==> inputs of run M <==
// computing_core
module computing_core(
clk,rst,
load_done,
activate0,
activate1,
activate2,
weight0,
weight1,
weight2,
weight3,
out_psum0,
out_psum1,
out_psum2,
out_psum3,
out_psum_vld
    );
Settings: LEC_CHECK=0, ABC_AREA=1, CAP_MARGIN=20, CORE_ASPECT_RATIO=1.05, CORE_MARGIN=2, CORE_UTILIZATION=48, CTS_CLUSTER_DIAMETER=340, CTS_CLUSTER_SIZE=10, GPL_ROUTABILITY_DRIVEN=1, GPL_TIMING_DRIVEN=0, PLACE_DENSITY_LB_ADDON=0.18, SLEW_MARGIN=5; clock period 6.5 ns.
run.sh (not shown) runs the stock make flow with config.mk's settings and CLKGATE_MAP_FILE=.
==> run R (differences from run M) <==
- ABC_AREA: 1 -> unset
- CAP_MARGIN: 20 -> 5
- CORE_ASPECT_RATIO: 1.05 -> unset
- CORE_UTILIZATION: 48 -> 72
- CTS_CLUSTER_DIAMETER: 340 -> unset
- CTS_CLUSTER_SIZE: 10 -> unset
- GPL_ROUTABILITY_DRIVEN: 1 -> unset
- GPL_TIMING_DRIVEN: 0 -> unset
- PLACE_DENSITY_LB_ADDON: 0.18 -> unset
- SETUP_SLACK_MARGIN: unset -> -0.47
- SLEW_MARGIN: 5 -> 20
==> flow/constraint.sdc (replaced) <==
create_clock -name core_clock -period 4.66 [get_ports {clk}]
set_input_delay 0.9320 -clock core_clock [delete_from_list [all_inputs] [get_ports {clk}]]
set_output_delay 0.9320 -clock core_clock [all_outputs]
set_load 0.01 [all_outputs]
==> run B (differences from run M) <==
- CORE_ASPECT_RATIO: 1.05 -> unset
- CORE_UTILIZATION: 48 -> 72
- CTS_CLUSTER_DIAMETER: 340 -> unset
- CTS_CLUSTER_SIZE: 10 -> unset
- GPL_ROUTABILITY_DRIVEN: 1 -> unset
- GPL_TIMING_DRIVEN: 0 -> unset
- PLACE_DENSITY_LB_ADDON: 0.18 -> unset
- SLEW_MARGIN: 5 -> 20
==> flow/constraint.sdc (replaced) <==
create_clock -name core_clock -period 10.1 [get_ports {clk}]
set_input_delay 2.0200 -clock core_clock [delete_from_list [all_inputs] [get_ports {clk}]]
set_output_delay 2.0200 -clock core_clock [all_outputs]
set_load 0.01 [all_outputs]
==> run F (differences from run M) <==
- ABC_AREA: 1 -> unset
- CORE_ASPECT_RATIO: 1.05 -> unset
- CORE_UTILIZATION: 48 -> 40
- CTS_CLUSTER_SIZE: 10 -> unset
- GPL_ROUTABILITY_DRIVEN: 1 -> unset
- GPL_TIMING_DRIVEN: 0 -> unset
- PLACE_DENSITY_LB_ADDON: 0.18 -> 0.12
==> flow_summary.yaml <==
# yosys + openroad results
run_status:
  status: "complete, but fails checks"
  so_faults: "setup timing"
timing:
  final-setup-viol-count: 25
  fin_ws_ns: -0.913
worst_hold_path:
  hp-start: "p0.p2.pe0.mult_unit.p_reg0[7]$_DFF_P_"
power:
  switching_share_pct: 30.6
  clock_power_uw: 10600
final_layout:
  comb_area_share_pct: 48.9
  clk_share_pct: 5.46
detailed_routing:
  avgViaCountPerCell: 5.33
  wl_per_cell_um: 20.0
global_route:
  grt.met1_usage_pct: 44.3
-- figures above: run R

==> flow_summary.yaml <==
# yosys + openroad results
final_layout:
  clk_share_pct: 4.73
  comb_area_share_pct: 45.4
power:
  clock_power_uw: 7350
  switching_share_pct: 31.6
global_route:
  grt_pass1_vias: 56900
  grt.met1_usage_pct: 39.0
timing:
  final-setup-viol-count: 0
  period_used_pct: 99.3
run_status:
  status: "timing/DRC/antenna clean"
detailed_routing:
  avgViaCountPerCell: 4.87
  wl_per_cell_um: 19.2
clocking:
  htree_levels: 4
-- figures above: run M

==> flow_summary.yaml <==
# yosys + openroad results
detailed_routing:
  wl_per_cell_um: 17.2
final_layout:
  clk_share_pct: 5.19
  comb_area_share_pct: 46.3
worst_hold_path:
  hp-start: "p3.p0.pe0.mult_unit.p_reg0[2]$_DFF_P_"
run_status:
  status: "timing/DRC/antenna clean"
synthesis:
  ys_seq_share_pct: 35.1
timing:
  fin_ws_ns: 2.81
  final-setup-viol-count: 0
power:
  clock_power_uw: 4880
-- figures above: run B

==> flow_summary.yaml <==
# yosys + openroad results
detailed_routing:
  avgViaCountPerCell: 4.50
  wl_per_cell_um: 18.7
final_layout:
  comb_area_share_pct: 47.8
  clk_share_pct: 6.38
global_route:
  grt.met1_usage_pct: 26.9
run_status:
  status: "timing/DRC/antenna clean"
timing:
  fin_ws_ns: 0.270
  final-setup-viol-count: 0
power:
  clock_power_uw: 8720
worst_hold_path:
  hp-start: "p0.p1.pe1.mult_unit.p_reg0[7]$_DFF_P_"
-- figures above: run F


* * *

==> inputs of trial 85 <==
computing_core again, from the RTL that the note above started with.
## computing_core
module computing_core(
clk,rst,
load_done,
activate0,
activate1,
activate2,
weight0,
weight1,
weight2,
weight3,
out_psum0,
out_psum1,
out_psum2,
out_psum3,
out_psum_vld
    );
    parameter WIDTH = 8;
    input  wire                 clk,rst,load_done;
    input  wire  [9*WIDTH-1:0]   weight0,weight1,weight2,weight3;
    input  wire [3*WIDTH-1:0]   activate0;
    input  wire [3*WIDTH-1:0]   activate1;
    input  wire [3*WIDTH-1:0]   activate2;
    output wire [WIDTH-1:0]     out_psum0;
    output wire [WIDTH-1:0]     out_psum1;
    output wire [WIDTH-1:0]     out_psum2;
    output wire [WIDTH-1:0]     out_psum3;
    output wire                 out_psum_vld;
    wire [3:0]      psum_vld;
    assign out_psum_vld = psum_vld[0] & psum_vld[1] & psum_vld[2] & psum_vld[3];
    pcore #(.WIDTH(WIDTH))p0(.clk(clk), .rst(rst), .in_update(load_done),
            .activate2(activate0),
            .activate1(activate1),
            .activate0(activate2),
            .weight2({weight0[64+:8], weight0[56+:8], weight0[48+:8]}),
            .weight1({weight0[40+:8], weight0[32+:8], weight0[24+:8]}),
            .weight0({weight0[16+:8], weight0[8+:8],  weight0[0+:8]}),
            .out_psum(out_psum0), .out_psum_vld(psum_vld[0]));
    pcore #(.WIDTH(WIDTH))p1(.clk(clk), .rst(rst), .in_update(load_done),
            .activate2(activate0),
            .activate1(activate1),
            .activate0(activate2),
  ...
Settings: LEC_CHECK=0, ABC_AREA=1, CAP_MARGIN=20, CELL_PAD_IN_SITES_DETAIL_PLACEMENT=0, CORE_MARGIN=2, CORE_UTILIZATION=40, CTS_CLUSTER_SIZE=46, GPL_ROUTABILITY_DRIVEN=0, GPL_TIMING_DRIVEN=0, MAX_ROUTING_LAYER=met5, MIN_ROUTING_LAYER=met2, SETUP_SLACK_MARGIN=-0.22, SLEW_MARGIN=20; clock period 5.27 ns.
==> inputs of trial 19, as changes to trial 85 <==
ABC_AREA = unset   (was 1)
CELL_PAD_IN_SITES_DETAIL_PLACEMENT = unset   (was 0)
CORE_UTILIZATION = 64   (was 40)
CTS_CLUSTER_SIZE = unset   (was 46)
GPL_ROUTABILITY_DRIVEN = unset   (was 0)
GPL_TIMING_DRIVEN = unset   (was 0)
MAX_ROUTING_LAYER = unset   (was met5)
MIN_ROUTING_LAYER = unset   (was met2)
SETUP_SLACK_MARGIN = 1.32   (was -0.22)
==> flow/constraint.sdc (replaced) <==
create_clock -name core_clock -period 5.33 [get_ports {clk}]
set_input_delay 1.0660 -clock core_clock [delete_from_list [all_inputs] [get_ports {clk}]]
set_output_delay 1.0660 -clock core_clock [all_outputs]
set_load 0.01 [all_outputs]
==> results <==
Trial 85 finished but fails on negative setup slack. Trial 19 finished but failed the layout checks on negative setup slack. Against trial 85, the first-iteration DRC count of trial 19 is smaller by about 90%. Wire length: trial 85 is higher than trial 19 (53%). Flip-flop count is the same in trial 85 and trial 19. In sequential power, trial 19 and trial 85 hardly differ. Of trial 19 and trial 85, trial 85 has the higher combinational power (gap about 14%, measured against trial 85).
==> figures <==
metric	trial 85	trial 19
Outcome	failed layout checks	failed layout checks
Violated checks	negative setup slack	negative setup slack
Overall die area	0.1887 mm²	0.1110 mm²
Vias after detailed routing	79690	43400
Tally of unique sky130hd cells used after synthesis	34	20
Number of nets at floorplan	10690	8162
Number of cells upsized or downsized after cts	266	211
Xor/xnor share	4.388%	8.309%
Yosys cell count	9110	6579
Fin crit share	114.7%	105.3%
Total power divided by cell area	338.9 mW/mm²	348.6 mW/mm²
Setup Fix Bufs, Post-CTS	17	4
Initial antenna violation count	5	29
Power and IR drop assume default switching activity.
